$ cat flow/design.v
`timescale 1ns/10ps
module ELA(clk, rst, ready, in_data, data_rd, req, wen, addr, data_wr, done);
	input				clk;
	input				rst;
	input				ready;
	input		[7:0]	in_data;
	input		[7:0]	data_rd;
	output reg			req;
	output reg			wen;
	output reg	[12:0]	addr;
	output reg	[7:0]	data_wr;
	output reg			done;
localparam IDLE = 3'd0, LOAD = 3'd1, OUT_PINK = 3'd2, OUT_BLUE = 3'd3, FINISH = 3'd4;
reg [2:0] state, next_state;
reg [5:0] count_row;
reg [6:0] count_column;
reg [7:0] U [0:127];	 
reg [7:0] L [0:127];	 
reg [7:0] D1, D2, D3;
integer i;
wire last_col = (count_column == 7'd127);
wire shift_in = (state == LOAD) || (state == OUT_PINK && !last_col);
wire rotate   = (state == OUT_BLUE);
function [7:0] avg;
	input [7:0] a, b;
	reg [8:0] s;
	begin
		s = {1'b0, a} + {1'b0, b};
		avg = s[8:1];
	end
endfunction
function [7:0] absd;
	input [7:0] a, b;
	begin
		absd = (a >= b) ? a - b : b - a;
	end
endfunction
always @(*) begin
	next_state = state;
	case(state)
		IDLE:     if(ready) next_state = LOAD;
		LOAD:     next_state = OUT_PINK;
		OUT_PINK: if(last_col) next_state = (count_row < 6'd2) ? LOAD : OUT_BLUE;
		OUT_BLUE: if(last_col) next_state = (count_row == 6'd32) ? FINISH : LOAD;
		default:  next_state = state;
	endcase
end
always @(posedge clk or posedge rst) begin
	if(rst) begin
		state <= IDLE;
		count_row <= 6'd0;
		count_column <= 7'd0;
	end
	else begin
		state <= next_state;
		if(state == LOAD)
			count_row <= count_row + 6'd1;
		if(state == OUT_PINK || state == OUT_BLUE)
			count_column <= count_column + 7'd1;
		else
			count_column <= 7'd0;
	end
end
always @(posedge clk) begin
	if(shift_in || rotate) begin
		for(i = 0; i < 127; i = i + 1) begin
			U[i] <= U[i + 1];
			L[i] <= L[i + 1];
		end
		U[127] <= rotate ? U[0] : L[0];
		L[127] <= rotate ? L[0] : in_data;
	end
	if(rotate) begin
		D1 <= absd(U[0], L[2]);
		D2 <= absd(U[1], L[1]);
		D3 <= absd(U[2], L[0]);
	end
end
reg [7:0] x, y, a, b, m, blue;
always @(*) begin
	x = U[0];
	y = L[0];
	if((D2 <= D1) && (D2 <= D3)) begin
		a = U[0]; b = L[0];
	end
	else if((D1 <= D2) && (D1 <= D3)) begin
		a = U[127]; b = L[1];
	end
	else begin
		a = U[1]; b = L[127];
	end
	if(count_column == 7'd0 || last_col) begin
		a = U[0]; b = L[0];
	end
	m = avg(a, b);
	if(((x >= m) && (x < y)) || ((x < m) && (x >= y)))
		blue = x;
	else if(((y >= m) && (y < x)) || ((y < m) && (y >= x)))
		blue = y;
	else
		blue = m;
end
always @(*) begin
	req = (state == LOAD);
	wen = (state == OUT_PINK) || (state == OUT_BLUE);
	done = (state == FINISH);
	addr = 13'd0;
	data_wr = 8'd0;
	if(state == OUT_PINK) begin
		addr = {count_row[4:0] - 5'd1, 1'b0, count_column};
		data_wr = L[127];
	end
	else if(state == OUT_BLUE) begin
		addr = {count_row[4:0] - 5'd2, 1'b1, count_column};
		data_wr = blue;
	end
end
endmodule
$ cat flow/run.sh
#!/bin/bash
# the make line also repeats each setting of config.mk as NAME=value (left out here)
make -C /OpenROAD-flow-scripts/flow DESIGN_CONFIG=/design/flow/config.mk WORK_HOME=/design/flow/orfs CLKGATE_MAP_FILE= finish
$ cat flow/config.mk
export PLATFORM = sky130hd
export DESIGN_NAME = ELA
export DESIGN_NICKNAME = ELA
export VERILOG_FILES = /design/flow/design.v
export SDC_FILE = /design/flow/constraint.sdc
export NUM_CORES = 4
export LEC_CHECK = 0
export CAP_MARGIN = 20
export CORE_MARGIN = 2
export CORE_UTILIZATION = 72
export CTS_CLUSTER_SIZE = 72
export PLACE_DENSITY_LB_ADDON = 0.0
export SLEW_MARGIN = 20
$ cat flow/constraint.sdc
create_clock -name core_clock -period 7.03 [get_ports {clk}]
set_input_delay 1.4060 -clock core_clock [delete_from_list [all_inputs] [get_ports {clk}]]
set_output_delay 1.4060 -clock core_clock [all_outputs]
set_load 0.01 [all_outputs]
==> flow_summary.json, run 1 <==
{
  "topCombFamilyByArea": "adder cells",
  "maxSlewHeadroom_pct": 27.9,
  "power_switching_mw": 5.06,
  "yosys-stat-cells": 2767,
  "edf_count": 2072,
  "synthesis.area_um2": 67500,
  "mux_area_share_pct": 0.741,
  "crit_end": "data_wr[1]",
  "switching_share_pct": 21.0,
  "cp-startpoint": "D2[2]$_DFFE_PP_",
  "antenna_found_initial": 5,
  "area_delta_synth_final_pct": 14.6,
  "drc": 0,
  "yosys_area_um2": 67500,
  "grtUsageTotal_pct": 29.0,
  "hold_viol": 0,
  "pg_seq_mw": 13.7,
  "so_faults": "setup timing",
  "topCellsByArea": "edfxtp_1 (92%), ha_1 (1.9%), dfrtp_1 (0.63%)",
  "clock.latency.late_pin_ps": 830,
  "rr_startpoint": "U[1][1]$_DFFE_PP_",
  "r2r_setup_slack_ps": 2140,
  "htreeDepth": 4,
  "num_vias": 28350,
  "seqPwrFrac_pct": 56.9,
  "dr.pass1.iters": 6,
  "worst_path_max_delay_cell": "edfxtp_1",
  "largest_area_cell": "edfxtp_1",
  "finalCriticalPeriod_ps": 7890,
  "ir_drop_mv": 0.284,
  "p_clk_share_pct": 42.9,
  "dpl.hpwl_um": 52100,
  "fp_util_pct": 72.5,
  "finalPower_mw": 24.1,
  "skew_ps": 48.5,
  "grt_max_degree": 198,
  "cts_made_buffers": 185,
  "p_per_area_nw_per_um2": 311,
  "grt_pass1_wl_um": 196000,
  "worstPathArrival_ps": 6480,
  "holdPathEnd": "L[8][2]$_DFFE_PP_",
  "hold_depth": 0,
  "core_um2": 93200,
  "pg_clk_mw": 10.3,
  "root_buffer": "clkbuf_16",
  "grt_pass1_vias": 28614,
  "pwr-share-comb_pct": 0.1,
  "r2r-end": "D2[7]$_DFFE_PP_",
  "io_pins": 43,
  "worst_slack_ps": -857,
  "layout.nets": 3234,
  "postPlaceCellArea_um2": 70200,
  "gp_congestion": 0.855,
  "via_per_inst": 6.28,
  "outcome": "finished with violations",
  "synth_area_per_cell_um2": 24.4,
  "cts.sinks": 2090,
  "cp_top_family": "AND-OR/OR-AND gates",
  "yosys_warnings": 3,
  "synthAoiAreaFrac_pct": 1.93,
  "maxPowerGroup": "registers",
  "routed_wl_um": 142000,
  "crit_path_end_kind": "output port",
  "die_w_um": 310,
  "die_h_um": 310,
  "ys_async_sr_fraction_pct": 0.861,
  "fmax_ghz": 0.127,
  "combinationalPower_uw": 32.6,
  "postSynthCellCount": 2767,
  "yosysSeqAreaShare_pct": 92.8,
  "fin_area_um2": 77400,
  "most_common_cell": "edfxtp_1",
  "p_int_mw": 19.0,
  "postCtsHoldBufs": 0,
  "setup_violations": 8,
  "chip_area_um2": 96200,
  "tool_warnings": 93,
  "ff2ff_path_depth": 16,
  "wl_per_cell_um": 31.4,
  "worst_path_largest_cell_delay_ps": 440,
  "maxCapViolCount": 0,
  "cts_tree": "done",
  "worstSetupPathType": "flop to output port",
  "synth_top_area_share_pct": 92.1,
  "rsz0062_at_grt": "true",
  "critPathLaunchType": "flop",
  "crit_fanout": 7,
  "hold_class": "flop to flop",
  "fa_ha_area_share_pct": 2.12,
  "fillCellCount": 3743,
  "dr.first_iter.drc_count": 4288,
  "simple_gate_area_share_pct": 1.38,
  "slew_viol_final": 0,
  "grt_overflow": 0,
  "rows": 112,
  "cp.required_ps": 5620,
  "ys.flops": 2090,
  "finalNonFillerCells": 4515,
  "worst_pin_slew_ps": 1080,
  "fin_crit_sh_pct": 112,
  "p_leak_nw": 31.0,
  "synth_top_flop_cell": "edfxtp_1",
  "drtAntennaViolNets": 0,
  "yosysUniqueCellTypes": 73,
  "cts.path.max_buffers": 3,
  "fp_nets": 2894,
  "placedCellCount": 4124,
  "yosys-top-cells-count": "edfxtp_1 (2,072), ha_1 (101), inv_1 (89), a21oi_1 (63)",
  "crit_buf_inv": 4,
  "hp-start": "L[9][2]$_DFFE_PP_",
  "ys_sh_xor_pct": 0.415,
  "clk_pin_slew_ps": 70,
  "path_depth": 26,
  "io_buffer_count": 34
}
==> cell type report <==
cell class	count	area [um^2]	share of cell area (%)
inverter	89	337	0.435
clock buffer	229	4840	6.25
sequential	2090	62700	81.0
multi-input combinational	572	5330	6.89
clock inverter	110	937	1.21
tap	1254	1570	2.03
antenna	2	5.00	0.00647
timing repair buffer	169	1660	2.15
==> metal layers <==
layer / up-vias / track usage (%) / wire (um)
li1: 11652 / - / -
met1: 14387 / 39.7 / 52600
met2: 1853 / 46.6 / 70000
met3: 454 / 6.33 / 12300
met4: 4 / 11.7 / 6900
met5: - / 0 / 33
==> what timing repair did <==
| item | 4_1_cts | 5_1_grt |
|---|---|---|
| setup endpoints to repair | 8 | 8 |
| gates resized | 144 | 64 |
| gates cloned | 0 | 0 |
| pin swaps | 57 | 56 |
| buffers inserted | 41 | 14 |
==> metrics by stage <==
step	utilization (%)	setup WS, ps	hold slack, ps	TNS (ps)
after detailed placement	75.3	-228	405	-728
after global placement	75.3	-193	401	-687
after floorplan	-	-9080	400	-
after CTS	82.5	-404	400	-2890
after global routing	83.0	-953	410	-7380
final	83.0	-857	403	-6680
==> inputs of run 2 (changes only) <==
- ABC_AREA: unset -> 1
- CORE_ASPECT_RATIO: unset -> 0.93
- CTS_CLUSTER_DIAMETER: unset -> 386
- CTS_CLUSTER_SIZE: 72 -> 17
- GPL_ROUTABILITY_DRIVEN: unset -> 0
- GPL_TIMING_DRIVEN: unset -> 1
- PLACE_DENSITY: unset -> 0.36
- PLACE_DENSITY_LB_ADDON: 0.0 -> unset
- SETUP_SLACK_MARGIN: unset -> 0.43
- clock period: 7.03 -> 4.6 ns (I/O delays scaled with it)
==> run 2 against run 1 <==
Compared with the run above: the layout still fails its checks (setup timing); flip-flop count unchanged; clock power up about 10%; worst hold slack worse by 2.1 ps; wire length fell by 25%; area after synthesis fell by 0.12%; global-route usage is 6.4 points lower; largest cell class unchanged.
==> flow_summary.json, run 2 <==
{
  "crit_fanout": 8,
  "maxSlewHeadroom_pct": 41.3,
  "worst_pin_slew_ps": 881,
  "fin_setup_tns_ps": -13280,
  "pg_clk_mw": 11.6,
  "root_buffer": "clkbuf_16",
  "r2r-end": "D1[7]$_DFFE_PP_",
  "yosys_warnings": 3,
  "postCtsHoldBufs": 0,
  "cp_top_family": "simple AND/OR/NAND/NOR gates",
  "hold_class": "flop to flop",
  "p_clk_share_pct": 35.5,
  "grtUsageTotal_pct": 22.6,
  "hold_viol": 0,
  "topCellsByArea": "edfxtp_1 (92%), ha_1 (1.9%), nand2_1 (0.98%)",
  "fa_ha_area_share_pct": 2.08,
  "crit_path_end_kind": "output port",
  "io_pins": 43,
  "critPathLaunchType": "flop",
  "holdPathEnd": "L[107][6]$_DFFE_PP_",
  "setup_violations": 8,
  "slew_viol_final": 0,
  "die_h_um": 299,
  "fin_crit_sh_pct": 138,
  "postSynthCellCount": 2908,
  "postPlaceCellArea_um2": 70500,
  "simple_gate_area_share_pct": 2.30,
  "ys_async_sr_fraction_pct": 0.861,
  "tool_warnings": 80,
  "topCombFamilyByArea": "simple AND/OR/NAND/NOR gates",
  "finalPower_mw": 32.6,
  "finalCriticalPeriod_ps": 6340,
  "die_w_um": 321,
  "dpl.hpwl_um": 49100,
  "switching_share_pct": 18.6,
  "drtAntennaViolNets": 0,
  "ys_sh_xor_pct": 0.377,
  "edf_count": 2072,
  "fp_util_pct": 72.4,
  "antenna_found_initial": 1,
  "via_per_inst": 5.87,
  "worstSetupPathType": "flop to output port",
  "p_leak_nw": 30.8,
  "synth_area_per_cell_um2": 23.2,
  "hp-start": "L[108][6]$_DFFE_PP_",
  "synthAoiAreaFrac_pct": 1.25,
  "worst_path_largest_cell_delay_ps": 430,
  "crit_end": "data_wr[6]",
  "wl_per_cell_um": 23.7,
  "p_int_mw": 26.5,
  "skew_ps": 37.7,
  "dr.pass1.iters": 16,
  "ys.flops": 2090,
  "rsz0062_at_grt": "true",
  "most_common_cell": "edfxtp_1",
  "maxCapViolCount": 0,
  "synth_top_flop_cell": "edfxtp_1",
  "num_vias": 26240,
  "crit_buf_inv": 7,
  "worst_path_max_delay_cell": "edfxtp_1",
  "yosysUniqueCellTypes": 42,
  "yosys_area_um2": 67400,
  "layout.nets": 3353,
  "grt_pass1_wl_um": 160000,
  "core_um2": 93100,
  "area_delta_synth_final_pct": 11.4,
  "power_switching_mw": 6.05,
  "path_depth": 35,
  "clock.latency.late_pin_ps": 760,
  "htreeDepth": 4,
  "seqPwrFrac_pct": 64.2,
  "ir_drop_mv": 0.521,
  "dr.first_iter.drc_count": 2808,
  "cts.sinks": 2090,
  "cp-startpoint": "D2[7]$_DFFE_PP_",
  "cp_common_cell": "nor2_4",
  "grt_max_degree": 147,
  "yosys-stat-cells": 2908,
  "worst_slack_ps": -1740,
  "chip_area_um2": 96100,
  "largest_area_cell": "edfxtp_1",
  "rows": 108,
  "mux_area_share_pct": 0.139,
  "synthesis.area_um2": 67400,
  "cts_made_buffers": 140,
  "outcome": "finished with violations",
  "drc": 0,
  "cp.required_ps": 3680,
  "cts_tree": "done",
  "synth_top_area_share_pct": 92.3,
  "r2r_setup_slack_ps": 1060,
  "hold_depth": 0,
  "yosysSeqAreaShare_pct": 92.9,
  "worstPathArrival_ps": 5420,
  "fin_util_pct": 80.7,
  "yosys-top-cells-count": "edfxtp_1 (2,072), nand2_1 (176), inv_1 (152), ha_1 (101), nor2_1 (76)",
  "p_per_area_nw_per_um2": 433,
  "cts.path.max_buffers": 3,
  "pwr-share-comb_pct": 0.3,
  "fmax_ghz": 0.158,
  "fin_area_um2": 75100,
  "ff2ff_path_depth": 12,
  "clk_pin_slew_ps": 80,
  "rr_startpoint": "U[0][0]$_DFFE_PP_",
  "pg_seq_mw": 20.9,
  "grt_overflow": 0,
  "grt_pass1_vias": 26629,
  "combinationalPower_uw": 93.3,
  "routed_wl_um": 106000,
  "so_faults": "setup timing",
  "maxPowerGroup": "registers",
  "fp_nets": 3035,
  "io_buffer_count": 34
}
==> run 2: routing by layer <==
layer,up-vias,wire length [um],share of wire (%),global-route usage [%]
met5,-,0,0,0
met4,0,2910,2.7,6.95
met3,239,6580,6.2,4.65
met2,899,50100,47,34.2
met1,13367,46500,44,34.6
li1,11735,-,-,-
==> run 2: area by class of cell <==
| class | instances | area [um^2] |
|---|---|---|
| antenna | 3 | 7.51 |
| clock buffer | 160 | 3640 |
| clock inverter | 12 | 171 |
| fill | 4296 | 18000 |
| inverter | 155 | 582 |
| multi-input combinational | 657 | 4780 |
| sequential | 2090 | 62700 |
| tap | 1210 | 1510 |
| timing repair buffer | 182 | 1750 |
==> run 2: stage by stage <==
stage	setup slack, ps	instances	hold slack [ps]
5_1_grt	-2010	4466	404
6_report	-1740	4469	401
4_1_cts	-1510	4456	400
2_1_floorplan	-11770	2908	400
3_5_place_dp	-1270	4272	405
3_3_place_gp	-980	4272	401
==> run 2: repair_timing <==
item | in CTS | in global routing
gates resized | 100 | 69
setup buffers | 8 | 8
pin swaps | 31 | 52
cloned | 4 | 2
setup endpoints to repair | 8 | 8
==> inputs of run 3 (changes only) <==
- ABC_AREA: 1 -> unset
- CORE_ASPECT_RATIO: 0.93 -> unset
- CORE_UTILIZATION: 72 -> 66
- CTS_CLUSTER_DIAMETER: 386 -> unset
- GPL_ROUTABILITY_DRIVEN: 0 -> unset
- GPL_TIMING_DRIVEN: 1 -> unset
- PLACE_DENSITY: 0.36 -> unset
- PLACE_DENSITY_LB_ADDON: unset -> 0.0
- SETUP_SLACK_MARGIN: 0.43 -> 1.22
- clock period: 4.6 -> 4.61 ns (I/O delays scaled with it)
==> run 3 against run 2 <==
Compared with the run above: the layout still fails its checks (setup timing); area after synthesis up 0.12%; synthesized cell count down 4.8%; power up 10%; utilization decreased by 3.3 points; largest power group unchanged.
==> flow_summary.json, run 3 <==
{
  "outcome": "finished with violations",
  "so_faults": "setup timing",
  "pg_clk_mw": 15.0,
  "synthesis.area_um2": 67500,
  "maxCapViolCount": 0,
  "cts_made_buffers": 187,
  "ys.flops": 2090,
  "maxSlewHeadroom_pct": 41.3,
  "io_buffer_count": 34,
  "p_leak_nw": 31.7,
  "layout.nets": 3345,
  "topCombFamilyByArea": "adder cells",
  "synthAoiAreaFrac_pct": 1.93,
  "die_w_um": 324,
  "critPathLaunchType": "flop",
  "grt_pass1_vias": 26710,
  "ir_drop_mv": 0.421,
  "drc": 0,
  "postPlaceCellArea_um2": 71100,
  "fillCellCount": 5205,
  "holdPathEnd": "L[22][7]$_DFFE_PP_",
  "crit_fanout": 5,
  "chip_area_um2": 105000,
  "worstPathArrival_ps": 6000,
  "hold_viol": 0,
  "yosysUniqueCellTypes": 73,
  "grtUsageTotal_pct": 20.7,
  "worst_path_largest_cell_delay_ps": 430,
  "wl_per_cell_um": 22.5,
  "edf_count": 2072,
  "cp_top_family": "AND-OR/OR-AND gates",
  "finalCriticalPeriod_ps": 6920,
  "clk_pin_slew_ps": 60,
  "fin_util_pct": 77.4,
  "tool_warnings": 73,
  "fmax_ghz": 0.145,
  "cts.sinks": 2090,
  "worstSetupPathType": "flop to output port",
  "ff2ff_path_depth": 19,
  "worst_slack_ps": -2310,
  "ys_sh_xor_pct": 0.415,
  "dpl.hpwl_um": 49200,
  "pg_seq_mw": 20.9,
  "yosys_warnings": 3,
  "crit_path_end_kind": "output port",
  "rsz0062_at_grt": "true",
  "hp-start": "L[23][7]$_DFFE_PP_",
  "yosys-stat-cells": 2767,
  "grt_pass1_wl_um": 160000,
  "slew_viol_final": 0,
  "fa_ha_area_share_pct": 2.12,
  "fp_nets": 2894,
  "ys_async_sr_fraction_pct": 0.861,
  "hold_ws_ps": 389,
  "seqPwrFrac_pct": 58.1,
  "cp_common_cell": "buf_6",
  "topCellsByArea": "edfxtp_1 (92%), ha_1 (1.9%), dfrtp_1 (0.63%)",
  "fin_crit_sh_pct": 150,
  "cts.path.max_buffers": 3,
  "fp_util_pct": 66.5,
  "num_vias": 26155,
  "skew_ps": 32.7,
  "postSynthCellCount": 2767,
  "r2r-end": "D2[7]$_DFFE_PP_",
  "gp_congestion": 0.845,
  "grt_overflow": 0,
  "cp.required_ps": 3690,
  "yosysSeqAreaShare_pct": 92.8,
  "cts_tree": "done",
  "die_h_um": 324,
  "fin_setup_tns_ps": -17950,
  "synth_top_flop_cell": "edfxtp_1",
  "antenna_cells": 0,
  "p_per_area_nw_per_um2": 457,
  "area_delta_synth_final_pct": 16.5,
  "power_switching_mw": 6.90,
  "most_common_cell": "edfxtp_1",
  "yosys-top-cells-count": "edfxtp_1 (2,072), ha_1 (101), inv_1 (89), a21oi_1 (63)",
  "routed_wl_um": 107000,
  "clock.latency.late_pin_ps": 780,
  "p_int_mw": 29.0,
  "dr.pass1.iters": 5,
  "hold_class": "flop to flop",
  "via_per_inst": 5.51,
  "synth_top_area_share_pct": 92.1,
  "dr.first_iter.drc_count": 2626,
  "drtAntennaViolNets": 0,
  "setup_violations": 8,
  "antenna_found_initial": 8,
  "p_clk_share_pct": 41.7,
  "root_buffer": "clkbuf_16",
  "worst_pin_slew_ps": 880,
  "path_depth": 27,
  "rows": 117,
  "io_pins": 43,
  "grt_max_degree": 166,
  "worst_path_max_delay_cell": "edfxtp_1",
  "crit_end": "data_wr[2]",
  "mux_area_share_pct": 0.741,
  "largest_area_cell": "edfxtp_1",
  "flop_area_um2": 62700,
  "core_um2": 102000,
  "r2r_setup_slack_ps": 540,
  "maxPowerGroup": "registers",
  "rr_startpoint": "L[1][0]$_DFFE_PP_",
  "switching_share_pct": 19.2,
  "yosys_area_um2": 67500,
  "fin_area_um2": 78700,
  "comb_area_um2": 5440,
  "hold_depth": 0,
  "simple_gate_area_share_pct": 1.38,
  "pwr-share-comb_pct": 0.2,
  "htreeDepth": 4,
  "combinationalPower_uw": 56.9,
  "crit_buf_inv": 6,
  "synth_area_per_cell_um2": 24.4,
  "cp-startpoint": "D1[1]$_DFFE_PP_",
  "finalPower_mw": 35.9
}
-- run 3: timing repair --
action,CTS,global route
setup buffers,38,22
pin swaps,72,65
resized,222,80
hold buffers,0,0
gates cloned,1,0
setup endpoints to repair,37,32
-- run 3: metrics by stage --
stage	setup slack (ps)	std cells
after floorplan	-11500	2767
after global placement	-2210	4336
after detailed placement	-2240	4336
after CTS	-2330	4724
after global routing	-2590	4746
final	-2310	4746
-- run 3: metal layers --
metal / GRT usage (%) / routed length [um] / vias up
met2: 30.5 / 48700 / 653
met3: 4.50 / 5690 / 207
li1: - / - / 11880
met5: 0 / 27 / -
met4: 6.51 / 2650 / 4
met1: 31.7 / 49700 / 13411
-- run 3: area by class of cell --
cell class | instances | share of cell area (%)
tap | 1368 | 2.18
multi-input combinational | 572 | 6.91
timing repair buffer | 278 | 3.33
sequential | 2090 | 79.7
inverter | 89 | 0.436
clock buffer | 239 | 6.39
clock inverter | 110 | 1.07
==> inputs of run 4 (changes only) <==
- CELL_PAD_IN_SITES_DETAIL_PLACEMENT: unset -> 2
- CELL_PAD_IN_SITES_GLOBAL_PLACEMENT: unset -> 2
- CORE_MARGIN: 2 -> 9
- CORE_UTILIZATION: 66 -> 52
- CTS_CLUSTER_SIZE: 17 -> unset
- GPL_ROUTABILITY_DRIVEN: unset -> 0
- PLACE_DENSITY_LB_ADDON: 0.0 -> 0.29
- SETUP_SLACK_MARGIN: 1.22 -> 0.7
- SLEW_MARGIN: 20 -> 0
- TNS_END_PERCENT: unset -> 30
- clock period: 4.61 -> 9.11 ns (I/O delays scaled with it)
==> run 4 against run 3 <==
Compared with the run above: the run now fails in detailed placement; area after synthesis stayed put; die area grew 36%; synthesized cell count stayed put.
==> flow_summary.json, run 4 <==
{
  "yosys-top-cells-count": "edfxtp_1 (2,072), ha_1 (101), inv_1 (89), a21oi_1 (63)",
  "core_um2": 128000,
  "most_common_cell": "edfxtp_1",
  "fp_util_pct": 52.7,
  "synth_top_area_share_pct": 92.1,
  "tool.error": "Error: detail_place.tcl, 38 bad optional access",
  "ys_async_sr_fraction_pct": 0.861,
  "mux_area_share_pct": 0.741,
  "io_pins": 43,
  "postSynthCellCount": 2767,
  "die_w_um": 378,
  "outcome": "aborted with a tool error",
  "largest_area_cell": "edfxtp_1",
  "chip_area_um2": 143000,
  "synthAoiAreaFrac_pct": 1.93,
  "topCombFamilyByArea": "adder cells",
  "edf_count": 2072,
  "synthesis.area_um2": 67500,
  "fp_nets": 2894,
  "yosys_area_um2": 67500,
  "io_buffer_count": 34,
  "yosys_warnings": 3,
  "rows": 131,
  "synth_area_per_cell_um2": 24.4,
  "lastStage": "detailed placement",
  "ys.flops": 2090,
  "topCellsByArea": "edfxtp_1 (92%), ha_1 (1.9%), dfrtp_1 (0.63%)",
  "ys_sh_xor_pct": 0.415,
  "die_h_um": 378,
  "yosys-stat-cells": 2767,
  "fa_ha_area_share_pct": 2.12,
  "simple_gate_area_share_pct": 1.38,
  "yosysSeqAreaShare_pct": 92.8,
  "synth_top_flop_cell": "edfxtp_1",
  "yosysUniqueCellTypes": 73
}
==> run 4: through the flow <==
stage	instances	cell area, um^2	power, mW	worst slack [ps]
global placement	4534	70200	10.8	726
floorplan	2767	67600	10.7	-7000
==> inputs of run 5 (changes only) <==
- CELL_PAD_IN_SITES_DETAIL_PLACEMENT: 2 -> unset
- CELL_PAD_IN_SITES_GLOBAL_PLACEMENT: 2 -> unset
- CORE_MARGIN: 9 -> 2
- CORE_UTILIZATION: 52 -> 58
- CTS_CLUSTER_SIZE: unset -> 41
- GPL_ROUTABILITY_DRIVEN: 0 -> unset
- PLACE_DENSITY_LB_ADDON: 0.29 -> unset
- SETUP_SLACK_MARGIN: 0.7 -> 1.07
- SLEW_MARGIN: 0 -> 20
- TNS_END_PERCENT: 30 -> unset
- clock period: 9.11 -> 6.46 ns (I/O delays scaled with it)
==> run 5 against run 4 <==
Compared with the run above: the layout now fails its checks (setup timing); synthesized cell count unchanged; die area decreased by 17%; area after synthesis unchanged.
==> flow_summary.json, run 5 <==
{
  "tool_warnings": 81,
  "grt_pass1_vias": 25506,
  "area_delta_synth_final_pct": 15.2,
  "chip_area_um2": 119000,
  "placedCellCount": 4420,
  "slew_viol_final": 0,
  "via_per_inst": 5.28,
  "ys_sh_xor_pct": 0.415,
  "r2r-end": "D2[7]$_DFFE_PP_",
  "worstSetupPathType": "flop to output port",
  "p_leak_nw": 31.2,
  "finalNonFillerCells": 4804,
  "layout.nets": 3249,
  "finalPower_mw": 25.8,
  "clock.latency.late_pin_ps": 780,
  "ff2ff_path_depth": 17,
  "power_switching_mw": 4.78,
  "dpl.hpwl_um": 47700,
  "worst_path_max_delay_cell": "edfxtp_1",
  "dr.first_iter.drc_count": 2348,
  "gp_congestion": 0.822,
  "fmax_ghz": 0.135,
  "worst_pin_slew_ps": 1000,
  "grt_max_degree": 179,
  "antenna_cells": 0,
  "num_vias": 25370,
  "drc": 0,
  "synth_top_area_share_pct": 92.1,
  "switching_share_pct": 18.5,
  "simple_gate_area_share_pct": 1.38,
  "core_um2": 116000,
  "fa_ha_area_share_pct": 2.12,
  "synthAoiAreaFrac_pct": 1.93,
  "hold_ws_ps": 385,
  "hp-start": "U[122][2]$_DFFE_PP_",
  "postSynthCellCount": 2767,
  "maxSlewHeadroom_pct": 33.1,
  "yosys-top-cells-count": "edfxtp_1 (2,072), ha_1 (101), inv_1 (89), a21oi_1 (63)",
  "so_faults": "setup timing",
  "wl_per_cell_um": 19.0,
  "antenna_found_initial": 0,
  "cp_common_cell": "buf_6",
  "cts.sinks": 2090,
  "htreeDepth": 4,
  "yosysUniqueCellTypes": 73,
  "largest_area_cell": "edfxtp_1",
  "cp_top_family": "AND-OR/OR-AND gates",
  "pwr-share-comb_pct": 0.1,
  "die_h_um": 345,
  "rsz0062_at_grt": "true",
  "p_clk_share_pct": 42.1,
  "io_buffer_count": 34,
  "setup_violations": 8,
  "p_per_area_nw_per_um2": 331,
  "fp_util_pct": 58.3,
  "rows": 125,
  "pg_seq_mw": 14.9,
  "yosys_warnings": 3,
  "cts_tree": "done",
  "grtUsageTotal_pct": 15.4,
  "cp-startpoint": "D2[1]$_DFFE_PP_",
  "critPathLaunchType": "flop",
  "fin_area_um2": 77800,
  "crit_fanout": 9,
  "ir_drop_mv": 0.268,
  "cts.path.max_buffers": 3,
  "fin_setup_tns_ps": -7150,
  "grt_pass1_wl_um": 144000,
  "fp_nets": 2894,
  "dr.pass1.iters": 5,
  "hold_depth": 0,
  "rr_startpoint": "U[1][0]$_DFFE_PP_",
  "outcome": "finished with violations",
  "drtAntennaViolNets": 0,
  "r2r_setup_slack_ps": 1730,
  "synthesis.area_um2": 67500,
  "ys.flops": 2090,
  "path_depth": 29,
  "worst_slack_ps": -948,
  "worstPathArrival_ps": 6120,
  "ys_async_sr_fraction_pct": 0.861,
  "seqPwrFrac_pct": 57.8,
  "hold_class": "flop to flop",
  "postCtsHoldBufs": 0,
  "routed_wl_um": 91300,
  "io_pins": 43,
  "holdPathEnd": "U[121][2]$_DFFE_PP_",
  "postPlaceCellArea_um2": 70700,
  "skew_ps": 43.9,
  "yosysSeqAreaShare_pct": 92.8,
  "most_common_cell": "edfxtp_1",
  "crit_buf_inv": 8,
  "p_int_mw": 21.0,
  "root_buffer": "clkbuf_16",
  "fin_crit_sh_pct": 115,
  "edf_count": 2072,
  "grt_overflow": 0,
  "crit_path_end_kind": "output port",
  "die_w_um": 345,
  "synth_area_per_cell_um2": 24.4,
  "yosys-stat-cells": 2767,
  "cp.required_ps": 5170,
  "maxPowerGroup": "registers",
  "mux_area_share_pct": 0.741,
  "yosys_area_um2": 67500,
  "cts_made_buffers": 194,
  "combinationalPower_uw": 36.2,
  "synth_top_flop_cell": "edfxtp_1",
  "clk_pin_slew_ps": 60,
  "crit_end": "data_wr[3]",
  "pg_clk_mw": 10.8,
  "hold_viol": 0,
  "topCombFamilyByArea": "adder cells",
  "maxCapViolCount": 0,
  "finalCriticalPeriod_ps": 7410,
  "topCellsByArea": "edfxtp_1 (92%), ha_1 (1.9%), dfrtp_1 (0.63%)",
  "worst_path_largest_cell_delay_ps": 420
}
## run 5: cell type report
class                      instances  area [um^2]
clock buffer                     236         5050
clock inverter                   118         1110
fill                            7081        38100
inverter                          89          334
multi-input combinational        572         5030
sequential                      2090        62700
tap                             1524         1910
timing repair buffer             175         1690
## run 5: timing repair
action,CTS,global route
resized,110,34
endpoints found under the setup margin,8,8
pin swaps,44,17
buffers inserted,19,9
cloned,2,0
## run 5: layer usage
metal  routed length (um)  vias up  global-route usage [%]
li1                     -    11687                       -
met1                46400    13068                    25.5
met2                38800      439                    20.7
met3                 3970      176                    3.28
met4                 2080        0                    5.29
met5                    0        -                       0
## run 5: stage by stage
stage / setup WS, ps / utilization [%]
after floorplan: -9650 / -
after global placement: -899 / 61.0
after detailed placement: -1000 / 61.0
after CTS: -931 / 66.9
after global routing: -1180 / 67.1
final: -948 / 67.1
==> inputs of run 6 (changes only) <==
- CORE_UTILIZATION: 58 -> 40
- CTS_CLUSTER_SIZE: 41 -> unset
- SETUP_SLACK_MARGIN: 1.07 -> 2.24
- clock period: 6.46 -> 8.28 ns (I/O delays scaled with it)
==> run 6 against run 5 <==
Compared with the run above: the run now finishes clean; count of clock-buffer cells in the layout down 2; critical path depth down 2; utilization down 21 points; sequential power down 22%; critical endpoint is now data_wr[5]; largest cell class unchanged.
==> flow_summary.json, run 6 <==
{
  "via_per_inst": 4.59,
  "die_h_um": 415,
  "yosys_warnings": 3,
  "worst_pin_slew_ps": 1090,
  "combinationalPower_uw": 28.0,
  "fa_ha_area_share_pct": 2.12,
  "maxCapViolCount": 0,
  "area_delta_synth_final_pct": 15.2,
  "hold_depth": 0,
  "yosys-stat-cells": 2767,
  "cp-startpoint": "D1[1]$_DFFE_PP_",
  "topCombFamilyByArea": "adder cells",
  "cts.sinks": 2090,
  "rr_startpoint": "U[1][1]$_DFFE_PP_",
  "largest_area_cell": "edfxtp_1",
  "critPathLaunchType": "flop",
  "fillCellCount": 13546,
  "rsz0062_at_grt": "true",
  "dpl.hpwl_um": 46100,
  "dr.pass1.iters": 7,
  "chip_area_um2": 172000,
  "htreeDepth": 4,
  "p_leak_nw": 30.6,
  "grt_pass1_wl_um": 139000,
  "synth_top_flop_cell": "edfxtp_1",
  "wl_met2_um": 37500,
  "postCtsHoldBufs": 0,
  "synthAoiAreaFrac_pct": 1.93,
  "rows": 150,
  "hold_viol": 0,
  "ys_async_sr_fraction_pct": 0.861,
  "yosysSeqAreaShare_pct": 92.8,
  "path_depth": 27,
  "p_per_area_nw_per_um2": 255,
  "io_pins": 43,
  "fp_nets": 2894,
  "drc": 0,
  "synth_area_per_cell_um2": 24.4,
  "yosysUniqueCellTypes": 73,
  "yosys-top-cells-count": "edfxtp_1 (2,072), ha_1 (101), inv_1 (89), a21oi_1 (63)",
  "pg_clk_mw": 8.17,
  "worst_slack_ps": 526,
  "cp_common_cell": "buf_6",
  "r2r_setup_slack_ps": 3670,
  "most_common_cell": "edfxtp_1",
  "slew_viol_final": 0,
  "clock.latency.late_pin_ps": 800,
  "setup_violations": 0,
  "seqPwrFrac_pct": 58.6,
  "power_switching_mw": 3.67,
  "yosys_area_um2": 67500,
  "drtAntennaViolNets": 0,
  "clk_pin_slew_ps": 70,
  "worstPathArrival_ps": 6100,
  "hp-start": "U[71][7]$_DFFE_PP_",
  "grtUsageTotal_pct": 10.3,
  "topCellsByArea": "edfxtp_1 (92%), ha_1 (1.9%), dfrtp_1 (0.63%)",
  "maxPowerGroup": "registers",
  "cp.required_ps": 6620,
  "dr.first_iter.drc_count": 2264,
  "hold_class": "flop to flop",
  "holdPathEnd": "U[70][7]$_DFFE_PP_",
  "tool_warnings": 93,
  "r2r-end": "D2[7]$_DFFE_PP_",
  "grt_max_degree": 184,
  "num_vias": 24775,
  "layout.nets": 3175,
  "worst_path_largest_cell_delay_ps": 480,
  "cp_top_family": "AND-OR/OR-AND gates",
  "finalPower_mw": 19.8,
  "routed_wl_um": 89200,
  "p_clk_share_pct": 41.2,
  "route.met3.wl_um": 3780,
  "grt_overflow": 0,
  "pg_seq_mw": 11.6,
  "met1Wirelength_um": 45100,
  "antenna_found_initial": 4,
  "cts_tree": "done",
  "ys_sh_xor_pct": 0.415,
  "fmax_ghz": 0.129,
  "grt_pass1_vias": 24033,
  "cts_made_buffers": 187,
  "crit_buf_inv": 6,
  "core_um2": 167000,
  "io_buffer_count": 34,
  "skew_ps": 22.6,
  "worst_path_max_delay_cell": "edfxtp_1",
  "gp_congestion": 0.818,
  "postSynthCellCount": 2767,
  "ff2ff_path_depth": 15,
  "finalCriticalPeriod_ps": 7750,
  "p_int_mw": 16.1,
  "fin_crit_sh_pct": 93.6,
  "wl_per_cell_um": 16.5,
  "cts.path.max_buffers": 3,
  "worstSetupPathType": "flop to output port",
  "fp_util_pct": 40.3,
  "die_w_um": 415,
  "outcome": "complete, no violations",
  "pwr-share-comb_pct": 0.1,
  "mux_area_share_pct": 0.741,
  "switching_share_pct": 18.5,
  "highest_layer": "met4",
  "maxSlewHeadroom_pct": 27.5,
  "pre_cts_ws_ps": 15.3,
  "crit_end": "data_wr[5]",
  "edf_count": 2072,
  "ys.flops": 2090,
  "crit_fanout": 5,
  "ir_drop_mv": 0.194,
  "simple_gate_area_share_pct": 1.38,
  "root_buffer": "clkbuf_16",
  "crit_path_end_kind": "output port",
  "synth_top_area_share_pct": 92.1,
  "synthesis.area_um2": 67500
}
-- run 6: area by class of cell --
cell class | instances | area (um^2) | area share (%)
clock inverter | 102 | 860 | 1.11
tap | 2204 | 2760 | 3.55
clock buffer | 234 | 4910 | 6.31
multi-input combinational | 572 | 5100 | 6.55
sequential | 2090 | 62700 | 80.6
antenna | 4 | 10.0 | 0.0129
inverter | 89 | 334 | 0.430
timing repair buffer | 108 | 1140 | 1.46
-- run 6: repair_timing --
item                       4_1_cts  5_1_grt
setup endpoints to repair        8        8
resized                        122       56
setup buffers                   34        9
pin swaps                       34       42
gates cloned                     2        0
-- run 6: stage by stage --
stage          hold WS, ps  util, %  std cells  cell area, um^2  TNS, ps
5_1_grt                406     46.5       5400            77800        0
4_1_cts                402     46.2       5390            77400        0
2_1_floorplan          400        -       2767            67600        -
3_3_place_gp           401     42.4       5018            70900    -2.93
3_5_place_dp           405     42.4       5018            70900        0
6_report               399     46.5       5403            77800        0
-- run 6: layer usage --
layer	vias up	GRT usage (%)
met5	-	0
met4	0	4.59
met3	187	2.57
met2	378	13.5
met1	12659	16.1
li1	11551	-
==> inputs of run 7 (changes only) <==
- CORE_UTILIZATION: 40 -> 66
- CTS_CLUSTER_DIAMETER: unset -> 42
- CTS_CLUSTER_SIZE: unset -> 41
- MAX_ROUTING_LAYER: unset -> met4
- SETUP_SLACK_MARGIN: 2.24 -> -0.31
- clock period: 8.28 -> 5.8 ns (I/O delays scaled with it)
==> run 7 against run 6 <==
Compared with the run above: the layout now fails its checks (setup timing); final area decreased by 0.83%; die area decreased by 39%; wire length increased by 20%; first-iteration DRC count increased by 14%; flip-flop count unchanged; critical endpoint is now data_wr[0]; largest cell class unchanged.
==> flow_summary.json, run 7 <==
{
  "yosys-top-cells-count": "edfxtp_1 (2,072), ha_1 (101), inv_1 (89), a21oi_1 (63)",
  "worst_path_largest_cell_delay_ps": 500,
  "setup_violations": 8,
  "drtAntennaViolNets": 0,
  "cp_common_cell": "buf_6",
  "tool_warnings": 82,
  "fin_crit_sh_pct": 123,
  "r2r-end": "D2[7]$_DFFE_PP_",
  "dpl.hpwl_um": 50600,
  "fin_area_um2": 77100,
  "most_common_cell": "edfxtp_1",
  "crit_buf_inv": 7,
  "ff2ff_path_depth": 18,
  "yosysSeqAreaShare_pct": 92.8,
  "crit_end": "data_wr[0]",
  "critPathLaunchType": "flop",
  "worst_pin_slew_ps": 1050,
  "layout.nets": 3225,
  "synth_top_area_share_pct": 92.1,
  "edf_count": 2072,
  "hold_depth": 0,
  "ys_sh_xor_pct": 0.415,
  "area_delta_synth_final_pct": 14.2,
  "synthAoiAreaFrac_pct": 1.93,
  "topCombFamilyByArea": "adder cells",
  "fmax_ghz": 0.140,
  "wl_per_cell_um": 23.2,
  "hold_class": "flop to flop",
  "chip_area_um2": 105000,
  "routed_wl_um": 107000,
  "io_buffer_count": 34,
  "comb_area_um2": 4910,
  "hold_viol": 0,
  "synthesis.area_um2": 67500,
  "ir_drop_mv": 0.356,
  "cts.sinks": 2090,
  "skew_ps": 44.7,
  "pwr-share-comb_pct": 0.1,
  "combinationalPower_uw": 35.6,
  "p_leak_nw": 31.0,
  "crit_path_end_kind": "output port",
  "p_per_area_nw_per_um2": 370,
  "cts_made_buffers": 164,
  "dr.first_iter.drc_count": 2584,
  "synth_top_flop_cell": "edfxtp_1",
  "die_w_um": 324,
  "cts.path.max_buffers": 3,
  "path_depth": 28,
  "slew_viol_final": 0,
  "rows": 117,
  "finalCriticalPeriod_ps": 7130,
  "num_vias": 25682,
  "maxCapViolCount": 0,
  "yosys_area_um2": 67500,
  "dr.pass1.iters": 5,
  "worst_path_max_delay_cell": "edfxtp_1",
  "core_um2": 102000,
  "grtUsageTotal_pct": 21.3,
  "fa_ha_area_share_pct": 2.12,
  "cp_top_family": "AND-OR/OR-AND gates",
  "cp.required_ps": 4640,
  "postPlaceCellArea_um2": 70700,
  "rr_startpoint": "U[1][0]$_DFFE_PP_",
  "fillCellCount": 5209,
  "mux_area_share_pct": 0.741,
  "die_h_um": 324,
  "r2r_setup_slack_ps": 1300,
  "worstSetupPathType": "flop to output port",
  "htreeDepth": 4,
  "simple_gate_area_share_pct": 1.38,
  "cts_tree": "done",
  "met1Wirelength_um": 50400,
  "synth_area_per_cell_um2": 24.4,
  "ys_async_sr_fraction_pct": 0.861,
  "p_int_mw": 22.7,
  "outcome": "finished with violations",
  "yosys_warnings": 3,
  "crit_fanout": 7,
  "route.met3.wl_um": 4190,
  "wl_met2_um": 49700,
  "largest_area_cell": "edfxtp_1",
  "hp-start": "U[16][4]$_DFFE_PP_",
  "gp_congestion": 0.943,
  "pg_seq_mw": 16.6,
  "switching_share_pct": 20.6,
  "io_pins": 43,
  "seqPwrFrac_pct": 58.0,
  "antenna_found_initial": 6,
  "cp-startpoint": "D1[1]$_DFFE_PP_",
  "grt_pass1_wl_um": 159000,
  "pre_cts_ws_ps": -1430,
  "highest_layer": "met4",
  "power_switching_mw": 5.89,
  "postCtsHoldBufs": 0,
  "topCellsByArea": "edfxtp_1 (92%), ha_1 (1.9%), dfrtp_1 (0.63%)",
  "antenna_cells": 0,
  "flop_area_um2": 62700,
  "clk_pin_slew_ps": 70,
  "fin_util_pct": 75.9,
  "postSynthCellCount": 2767,
  "root_buffer": "clkbuf_16",
  "pg_clk_mw": 12.0,
  "maxPowerGroup": "registers",
  "worst_slack_ps": -1330,
  "fp_nets": 2894,
  "grt_max_degree": 186,
  "yosysUniqueCellTypes": 73,
  "drc": 0,
  "rsz0062_at_grt": "true",
  "yosys-stat-cells": 2767,
  "maxSlewHeadroom_pct": 30.0,
  "ys.flops": 2090,
  "fp_util_pct": 66.5,
  "p_clk_share_pct": 41.9,
  "holdPathEnd": "U[15][4]$_DFFE_PP_",
  "via_per_inst": 5.58,
  "grt_pass1_vias": 25998,
  "clock.latency.late_pin_ps": 780,
  "worstPathArrival_ps": 5970,
  "so_faults": "setup timing",
  "grt_overflow": 0
}
## run 7: routing by layer
layer / track usage, % / vias up
met1: 32.2 / 13296
met2: 31.0 / 560
met5: - / -
met3: 3.50 / 180
met4: 6.10 / 0
li1: - / 11646
## run 7: stage by stage
step	hold WS (ps)	TNS [ps]	total power, mW	std cells
finish	392	-10020	28.6	4605
global route	394	-12460	29.4	4605
CTS	389	-10320	28.9	4601
detailed placement	405	-10340	16.9	4283
global placement	400	-9210	16.9	4283
floorplan	400	-	16.9	2767
## run 7: layout make-up
class | count | area share, %
inverter | 89 | 0.433
timing repair buffer | 181 | 2.16
clock inverter | 131 | 2.10
tap | 1368 | 2.22
clock buffer | 174 | 5.47
sequential | 2090 | 81.3
multi-input combinational | 572 | 6.37
## run 7: repair_timing
action,in CTS,in global routing
resized,101,34
endpoints found under the setup margin,8,8
buffers inserted,16,6
pin swaps,29,23
==> inputs of run 8 (changes only) <==
- CORE_UTILIZATION: 66 -> 72
- CTS_CLUSTER_DIAMETER: 42 -> unset
- CTS_CLUSTER_SIZE: 41 -> unset
- MAX_ROUTING_LAYER: met4 -> unset
- PLACE_DENSITY_LB_ADDON: unset -> 0.0
- SETUP_SLACK_MARGIN: -0.31 -> unset
- clock period: 5.8 -> 6.7 ns (I/O delays scaled with it)
==> run 8 against run 7 <==
Compared with the run above: still fails the layout checks on setup timing; count of clock-buffer cells in the layout rose by 60; first-iteration DRC count is 51% higher; wire length is 26% higher; sequential power is 13% lower; non-clock buffer count shrank 21; worst hold slack better by 5.4 ps; critical path depth is 3 lower; sequential share of layout area up 0.21 points; critical endpoint is now data_wr[4].
==> flow_summary.json, run 8 <==
{
  "crit_end": "data_wr[4]",
  "rsz0062_at_grt": "true",
  "wl_per_cell_um": 29.8,
  "synth_area_per_cell_um2": 24.4,
  "ys_sh_xor_pct": 0.415,
  "r2r-end": "D2[7]$_DFFE_PP_",
  "fillCellCount": 3876,
  "hold_ws_ps": 397,
  "synth_top_flop_cell": "edfxtp_1",
  "p_leak_nw": 30.9,
  "cp_top_family": "AND-OR/OR-AND gates",
  "power_switching_mw": 5.09,
  "cp-startpoint": "D1[6]$_DFFE_PP_",
  "fp_util_pct": 72.5,
  "ir_drop_mv": 0.340,
  "dr.first_iter.drc_count": 3908,
  "die_h_um": 310,
  "synthAoiAreaFrac_pct": 1.93,
  "fa_ha_area_share_pct": 2.12,
  "critPathLaunchType": "flop",
  "topCombFamilyByArea": "adder cells",
  "root_buffer": "clkbuf_16",
  "yosysUniqueCellTypes": 73,
  "fmax_ghz": 0.131,
  "fin_crit_sh_pct": 114,
  "postSynthCellCount": 2767,
  "cts.path.max_buffers": 3,
  "so_faults": "setup timing",
  "outcome": "finished with violations",
  "ys.flops": 2090,
  "worst_path_largest_cell_delay_ps": 500,
  "clk_pin_slew_ps": 90,
  "r2r_setup_slack_ps": 1290,
  "drc": 0,
  "cts_made_buffers": 185,
  "num_vias": 27786,
  "cts.sinks": 2090,
  "finalNonFillerCells": 4497,
  "grtUsageTotal_pct": 27.4,
  "crit_path_end_kind": "output port",
  "combinationalPower_uw": 37.9,
  "hold_viol": 0,
  "synth_top_area_share_pct": 92.1,
  "pwr-share-comb_pct": 0.2,
  "maxCapViolCount": 0,
  "simple_gate_area_share_pct": 1.38,
  "largest_area_cell": "edfxtp_1",
  "crit_fanout": 5,
  "gp_congestion": 0.893,
  "seqPwrFrac_pct": 57.2,
  "worst_path_max_delay_cell": "edfxtp_1",
  "tool_warnings": 92,
  "setup_violations": 8,
  "chip_area_um2": 96200,
  "fin_setup_tns_ps": -7480,
  "clock.latency.late_pin_ps": 810,
  "most_common_cell": "edfxtp_1",
  "topCellsByArea": "edfxtp_1 (92%), ha_1 (1.9%), dfrtp_1 (0.63%)",
  "edf_count": 2072,
  "crit_buf_inv": 5,
  "ff2ff_path_depth": 15,
  "dpl.hpwl_um": 49500,
  "holdPathEnd": "L[35][1]$_DFFE_PP_",
  "maxPowerGroup": "registers",
  "synthesis.area_um2": 67500,
  "io_pins": 43,
  "mux_area_share_pct": 0.741,
  "grt_max_degree": 199,
  "yosys_area_um2": 67500,
  "yosys_warnings": 3,
  "drtAntennaViolNets": 0,
  "grt_pass1_vias": 28248,
  "cp_common_cell": "buf_6",
  "pg_seq_mw": 14.4,
  "p_int_mw": 20.0,
  "hold_class": "flop to flop",
  "hp-start": "L[36][1]$_DFFE_PP_",
  "layout.nets": 3225,
  "switching_share_pct": 20.3,
  "grt_overflow": 0,
  "yosys-stat-cells": 2767,
  "pre_cts_ws_ps": -608,
  "yosys-top-cells-count": "edfxtp_1 (2,072), ha_1 (101), inv_1 (89), a21oi_1 (63)",
  "fp_nets": 2894,
  "worst_slack_ps": -951,
  "rows": 112,
  "path_depth": 25,
  "antenna_found_initial": 5,
  "skew_ps": 34.3,
  "worstSetupPathType": "flop to output port",
  "fin_util_pct": 82.6,
  "ys_async_sr_fraction_pct": 0.861,
  "p_per_area_nw_per_um2": 326,
  "via_per_inst": 6.18,
  "yosysSeqAreaShare_pct": 92.8,
  "slew_viol_final": 0,
  "finalCriticalPeriod_ps": 7650,
  "io_buffer_count": 34,
  "dr.pass1.iters": 8,
  "cts_tree": "done",
  "routed_wl_um": 134000,
  "worst_pin_slew_ps": 1100,
  "die_w_um": 310,
  "worstPathArrival_ps": 6310,
  "hold_depth": 0,
  "area_delta_synth_final_pct": 13.9,
  "maxSlewHeadroom_pct": 26.5,
  "cp.required_ps": 5360,
  "pg_clk_mw": 10.7,
  "htreeDepth": 4,
  "p_clk_share_pct": 42.6,
  "grt_pass1_wl_um": 188000,
  "placedCellCount": 4134,
  "rr_startpoint": "U[1][1]$_DFFE_PP_",
  "core_um2": 93200
}
[run 8: layout make-up]
type                            instances  area, um^2  area share (%)
Tap cell                             1254        1570            2.04
Clock buffer                          234        4940            6.42
Clock inverter                         96         785            1.02
Timing Repair Buffer                  160        1510            1.97
Inverter                               89         334           0.434
Antenna cell                            2        5.00         0.00651
Sequential cell                      2090       62700            81.5
Multi-Input combinational cell        572        5110            6.64
[run 8: per-stage QoR]
step	cell area, um^2	total power [mW]
2_1_floorplan	67600	14.6
3_3_place_gp	70200	14.7
3_5_place_dp	70200	14.7
4_1_cts	76600	25.1
5_1_grt	76900	25.6
6_report	76900	25.1
[run 8: metal layers]
layer	GRT usage [%]	vias to the layer above	wire length, um
met5	0	-	23
met4	10.6	4	6000
met2	43.7	1602	66500
met1	38.5	14146	51000
met3	5.37	406	10600
li1	-	11628	-
[run 8: timing repair]
| item | 4_1_cts | 5_1_grt |
|---|---|---|
| pin swaps | 53 | 32 |
| resized | 148 | 39 |
| endpoints found under the setup margin | 8 | 8 |
| hold buffers | 0 | 0 |
| buffers inserted | 25 | 8 |
| endpoints found under the hold margin | 0 | 0 |
==> inputs of run 9 (changes only) <==
- CAP_MARGIN: 20 -> 35
- CORE_UTILIZATION: 72 -> 42
- MAX_ROUTING_LAYER: unset -> met5
- PLACE_DENSITY_LB_ADDON: 0.0 -> 0.23
- clock period: 6.7 -> 6.52 ns (I/O delays scaled with it)
==> run 9 against run 8 <==
Compared with the run above: first-iteration DRC count decreased by 43%; critical endpoint is now data_wr[2]; final area grew 2.0%; sequential power barely moved; the layout still fails its checks (setup timing); wire length is 29% lower; setup slack better by 26 ps; clock skew increased by 32 ps; worst hold slack got worse by 42 ps; critical path depth grew 2; count of clock-buffer cells in the layout up 1; largest cell class unchanged; die area grew 70%.
==> flow_summary.json, run 9 <==
{
  "outcome": "finished with violations",
  "so_faults": "setup timing",
  "fp_util_pct": 42.2,
  "setup_violations": 8,
  "fin_area_um2": 78500,
  "skew_ps": 66.7,
  "pwr-share-comb_pct": 0.1,
  "routed_wl_um": 94900,
  "chip_area_um2": 164000,
  "cp_top_family": "AND-OR/OR-AND gates",
  "power_switching_mw": 4.87,
  "clk_pin_slew_ps": 60,
  "cts.path.max_buffers": 3,
  "ys_async_sr_fraction_pct": 0.861,
  "holdPathEnd": "L[111][0]$_DFFE_PP_",
  "p_int_mw": 20.9,
  "pg_clk_mw": 11.0,
  "hold_depth": 0,
  "path_depth": 27,
  "rr_startpoint": "U[1][0]$_DFFE_PP_",
  "topCombFamilyByArea": "adder cells",
  "worstPathArrival_ps": 6140,
  "topCellsByArea": "edfxtp_1 (92%), ha_1 (1.9%), dfrtp_1 (0.63%)",
  "ys.flops": 2090,
  "ff2ff_path_depth": 16,
  "grt_pass1_wl_um": 149000,
  "wl_per_cell_um": 17.7,
  "yosysSeqAreaShare_pct": 92.8,
  "synth_top_flop_cell": "edfxtp_1",
  "rsz0062_at_grt": "true",
  "critPathLaunchType": "flop",
  "cts_tree": "done",
  "r2r_setup_slack_ps": 2150,
  "maxPowerGroup": "registers",
  "edf_count": 2072,
  "grt_max_degree": 186,
  "hold_ws_ps": 355,
  "grtUsageTotal_pct": 11.7,
  "pre_cts_ws_ps": -1080,
  "cp-startpoint": "D1[1]$_DFFE_PP_",
  "synth_area_per_cell_um2": 24.4,
  "pg_seq_mw": 14.7,
  "fa_ha_area_share_pct": 2.12,
  "yosysUniqueCellTypes": 73,
  "die_w_um": 405,
  "dpl.hpwl_um": 48700,
  "postSynthCellCount": 2767,
  "crit_end": "data_wr[2]",
  "worst_pin_slew_ps": 1050,
  "p_leak_nw": 31.1,
  "crit_fanout": 7,
  "placedCellCount": 4981,
  "largest_area_cell": "edfxtp_1",
  "yosys-top-cells-count": "edfxtp_1 (2,072), ha_1 (101), inv_1 (89), a21oi_1 (63)",
  "grt_overflow": 0,
  "ir_drop_mv": 0.261,
  "hold_viol": 0,
  "p_per_area_nw_per_um2": 329,
  "switching_share_pct": 18.9,
  "r2r-end": "D2[7]$_DFFE_PP_",
  "clock.latency.late_pin_ps": 810,
  "most_common_cell": "edfxtp_1",
  "area_delta_synth_final_pct": 16.2,
  "grt_pass1_vias": 25358,
  "slew_viol_final": 0,
  "synthesis.area_um2": 67500,
  "drc": 0,
  "fmax_ghz": 0.134,
  "io_buffer_count": 34,
  "mux_area_share_pct": 0.741,
  "hp-start": "L[112][0]$_DFFE_PP_",
  "cts_made_buffers": 196,
  "ys_sh_xor_pct": 0.415,
  "fin_crit_sh_pct": 114,
  "synth_top_area_share_pct": 92.1,
  "rows": 147,
  "tool_warnings": 96,
  "dr.first_iter.drc_count": 2235,
  "maxCapViolCount": 0,
  "cts.sinks": 2090,
  "die_h_um": 405,
  "fin_util_pct": 49.0,
  "worst_path_max_delay_cell": "edfxtp_1",
  "yosys_area_um2": 67500,
  "worst_path_largest_cell_delay_ps": 470,
  "flop_area_um2": 62700,
  "crit_path_end_kind": "output port",
  "root_buffer": "clkbuf_16",
  "fillCellCount": 12669,
  "core_um2": 160000,
  "postCtsHoldBufs": 0,
  "via_per_inst": 4.72,
  "synthAoiAreaFrac_pct": 1.93,
  "drtAntennaViolNets": 0,
  "htreeDepth": 4,
  "maxSlewHeadroom_pct": 30.3,
  "yosys-stat-cells": 2767,
  "cp.required_ps": 5220,
  "antenna_found_initial": 4,
  "dr.pass1.iters": 5,
  "layout.nets": 3241,
  "hold_class": "flop to flop",
  "num_vias": 25290,
  "seqPwrFrac_pct": 57.1,
  "comb_area_um2": 4970,
  "simple_gate_area_share_pct": 1.38,
  "finalCriticalPeriod_ps": 7440,
  "p_clk_share_pct": 42.7,
  "finalNonFillerCells": 5361,
  "worst_slack_ps": -924,
  "io_pins": 43,
  "worstSetupPathType": "flop to output port",
  "fp_nets": 2894,
  "crit_buf_inv": 5,
  "postPlaceCellArea_um2": 71400,
  "yosys_warnings": 3,
  "combinationalPower_uw": 34.7,
  "gp_congestion": 0.799
}
-- run 9: timing repair --
action	in CTS	in global routing
pin swaps	42	30
gates resized	109	30
setup buffers	14	8
setup endpoints to repair	8	8
-- run 9: layer usage --
layer,GRT usage [%],up-vias,share of wire (%)
met5,0,-,0
met4,4.53,0,2.8
met3,2.75,184,4.0
met2,16.1,398,43
met1,18.1,13034,51
li1,-,11674,-
-- run 9: final cells by class --
cell class              instances  area share, %
diodes                          1        0.00319
well taps                    2086           3.33
multi-input cells             572           6.34
repair buffers                165           2.00
clock inverters               123           1.61
flip-flops and latches       2090           79.9
inverters                      89          0.426
clock buffers                 235           6.44
-- run 9: per-stage QoR --
stage          setup TNS [ps]  total power [mW]
2_1_floorplan               -              15.0
3_3_place_gp            -5930              15.1
3_5_place_dp            -6440              15.1
4_1_cts                 -7330              26.2
5_1_grt                 -9270              26.7
6_report                -6570              25.8
==> inputs of run 10 (changes only) <==
- CAP_MARGIN: 35 -> 20
- CORE_UTILIZATION: 42 -> 59
- MAX_ROUTING_LAYER: met5 -> unset
- PLACE_DENSITY_LB_ADDON: 0.23 -> unset
- clock period: 6.52 -> 4.35 ns (I/O delays scaled with it)
==> run 10 against run 9 <==
Compared with the run above: the layout still fails its checks (setup timing); count of clock-buffer cells in the layout increased by 14; register-to-register slack got worse by 2000 ps; die area decreased by 29%; via count increased by 2.0%; area after synthesis unchanged; sequential share of layout area decreased by 0.075 points; sequential power increased by about 50%; non-clock buffer count increased by 94; power increased by 48%; cell count decreased by 9.1%; setup slack got worse by 1600 ps; utilization increased by 20 points; critical path type unchanged; largest cell class unchanged; largest power group unchanged.
==> flow_summary.json, run 10 <==
{
  "outcome": "finished with violations",
  "so_faults": "setup timing",
  "p_int_mw": 31.2,
  "ys.flops": 2090,
  "path_depth": 28,
  "ir_drop_mv": 0.404,
  "yosysSeqAreaShare_pct": 92.8,
  "p_clk_share_pct": 42.0,
  "finalCriticalPeriod_ps": 6840,
  "grt_pass1_wl_um": 150000,
  "io_pins": 43,
  "p_per_area_nw_per_um2": 486,
  "root_buffer": "clkbuf_16",
  "rsz0062_at_grt": "true",
  "maxSlewHeadroom_pct": 36.3,
  "seqPwrFrac_pct": 57.9,
  "flop_area_um2": 62700,
  "htreeDepth": 4,
  "yosys_area_um2": 67500,
  "postCtsHoldBufs": 0,
  "antenna_cells": 0,
  "hold_depth": 0,
  "yosys-top-cells-count": "edfxtp_1 (2,072), ha_1 (101), inv_1 (89), a21oi_1 (63)",
  "pre_cts_ws_ps": -2510,
  "topCombFamilyByArea": "adder cells",
  "dr.first_iter.drc_count": 2243,
  "worst_path_largest_cell_delay_ps": 440,
  "maxPowerGroup": "registers",
  "cts_made_buffers": 194,
  "cp_top_family": "AND-OR/OR-AND gates",
  "cts.path.max_buffers": 3,
  "gp_congestion": 0.872,
  "yosysUniqueCellTypes": 73,
  "cp-startpoint": "D1[6]$_DFFE_PP_",
  "worst_slack_ps": -2490,
  "fillCellCount": 6985,
  "antenna_found_initial": 8,
  "crit_path_end_kind": "output port",
  "pg_clk_mw": 16.0,
  "crit_fanout": 10,
  "synthesis.area_um2": 67500,
  "pg_seq_mw": 22.1,
  "maxCapViolCount": 0,
  "yosys-stat-cells": 2767,
  "fp_util_pct": 59.3,
  "largest_area_cell": "edfxtp_1",
  "routed_wl_um": 96500,
  "hold_viol": 0,
  "fmax_ghz": 0.146,
  "cts_tree": "done",
  "switching_share_pct": 18.4,
  "slew_viol_final": 0,
  "dpl.hpwl_um": 51400,
  "drc": 0,
  "area_delta_synth_final_pct": 16.3,
  "clk_pin_slew_ps": 60,
  "combinationalPower_uw": 59.5,
  "power_switching_mw": 7.03,
  "r2r_setup_slack_ps": 170,
  "chip_area_um2": 117000,
  "grt_pass1_vias": 25963,
  "fin_setup_tns_ps": -19440,
  "worstSetupPathType": "flop to output port",
  "ys_sh_xor_pct": 0.415,
  "r2r-end": "D1[7]$_DFFE_PP_",
  "mux_area_share_pct": 0.741,
  "edf_count": 2072,
  "grt_overflow": 0,
  "yosys_warnings": 3,
  "die_h_um": 342,
  "io_buffer_count": 34,
  "cp.required_ps": 3480,
  "fa_ha_area_share_pct": 2.12,
  "simple_gate_area_share_pct": 1.38,
  "worstPathArrival_ps": 5970,
  "worst_path_max_delay_cell": "edfxtp_1",
  "dr.pass1.iters": 7,
  "cp_common_cell": "buf_6",
  "clock.latency.late_pin_ps": 760,
  "fp_nets": 2894,
  "cts.sinks": 2090,
  "synth_top_area_share_pct": 92.1,
  "layout.nets": 3333,
  "most_common_cell": "edfxtp_1",
  "wl_per_cell_um": 19.8,
  "pwr-share-comb_pct": 0.2,
  "worst_pin_slew_ps": 956,
  "via_per_inst": 5.29,
  "topCellsByArea": "edfxtp_1 (92%), ha_1 (1.9%), dfrtp_1 (0.63%)",
  "rows": 124,
  "core_um2": 114000,
  "grtUsageTotal_pct": 16.8,
  "ys_async_sr_fraction_pct": 0.861,
  "die_w_um": 342,
  "critPathLaunchType": "flop",
  "fin_crit_sh_pct": 157,
  "ff2ff_path_depth": 19,
  "tool_warnings": 71,
  "skew_ps": 29.5,
  "comb_area_um2": 5160,
  "holdPathEnd": "L[117][4]$_DFFE_PP_",
  "drtAntennaViolNets": 0,
  "setup_violations": 8,
  "crit_buf_inv": 8,
  "grt_max_degree": 186,
  "p_leak_nw": 31.6,
  "synthAoiAreaFrac_pct": 1.93,
  "postSynthCellCount": 2767,
  "synth_top_flop_cell": "edfxtp_1",
  "hold_class": "flop to flop",
  "synth_area_per_cell_um2": 24.4,
  "rr_startpoint": "U[0][0]$_DFFE_PP_",
  "hp-start": "L[118][4]$_DFFE_PP_",
  "num_vias": 25790,
  "crit_end": "data_wr[6]"
}
## run 10: stage by stage
| stage | area (um^2) | hold slack [ps] | power [mW] | std cells | util [%] |
|---|---|---|---|---|---|
| after global placement | 71500 | 402 | 22.6 | 4501 | 62.8 |
| after detailed placement | 71500 | 405 | 22.6 | 4501 | 62.8 |
| after CTS | 78200 | 388 | 38.7 | 4870 | 68.7 |
| after global routing | 78600 | 405 | 39.5 | 4873 | 69.0 |
| after floorplan | 67600 | 400 | 22.5 | 2767 | - |
| final | 78600 | 392 | 38.2 | 4873 | 69.0 |
## run 10: final cells by class
cell class	count	share of cell area, %
repair buffers	259	3.14
multi-input cells	572	6.56
clock inverters	102	1.15
clock buffers	249	6.52
inverters	89	0.430
well taps	1512	2.41
flip-flops and latches	2090	79.8
## run 10: per-layer routing
metal  vias up  part of all wire [%]  GRT usage [%]
met1     13247                    49           27.2
li1      11859                     -              -
met2       504                    43           22.8
met5         -                 0.020              0
met4         4                   2.4           5.59
met3       176                   5.0           3.77
## run 10: repair_timing
item | CTS | global route
gates cloned | 2 | 0
gates resized | 138 | 66
endpoints found under the setup margin | 10 | 13
buffers inserted | 22 | 9
pin swaps | 44 | 54
Power and IR drop assume default switching activity.
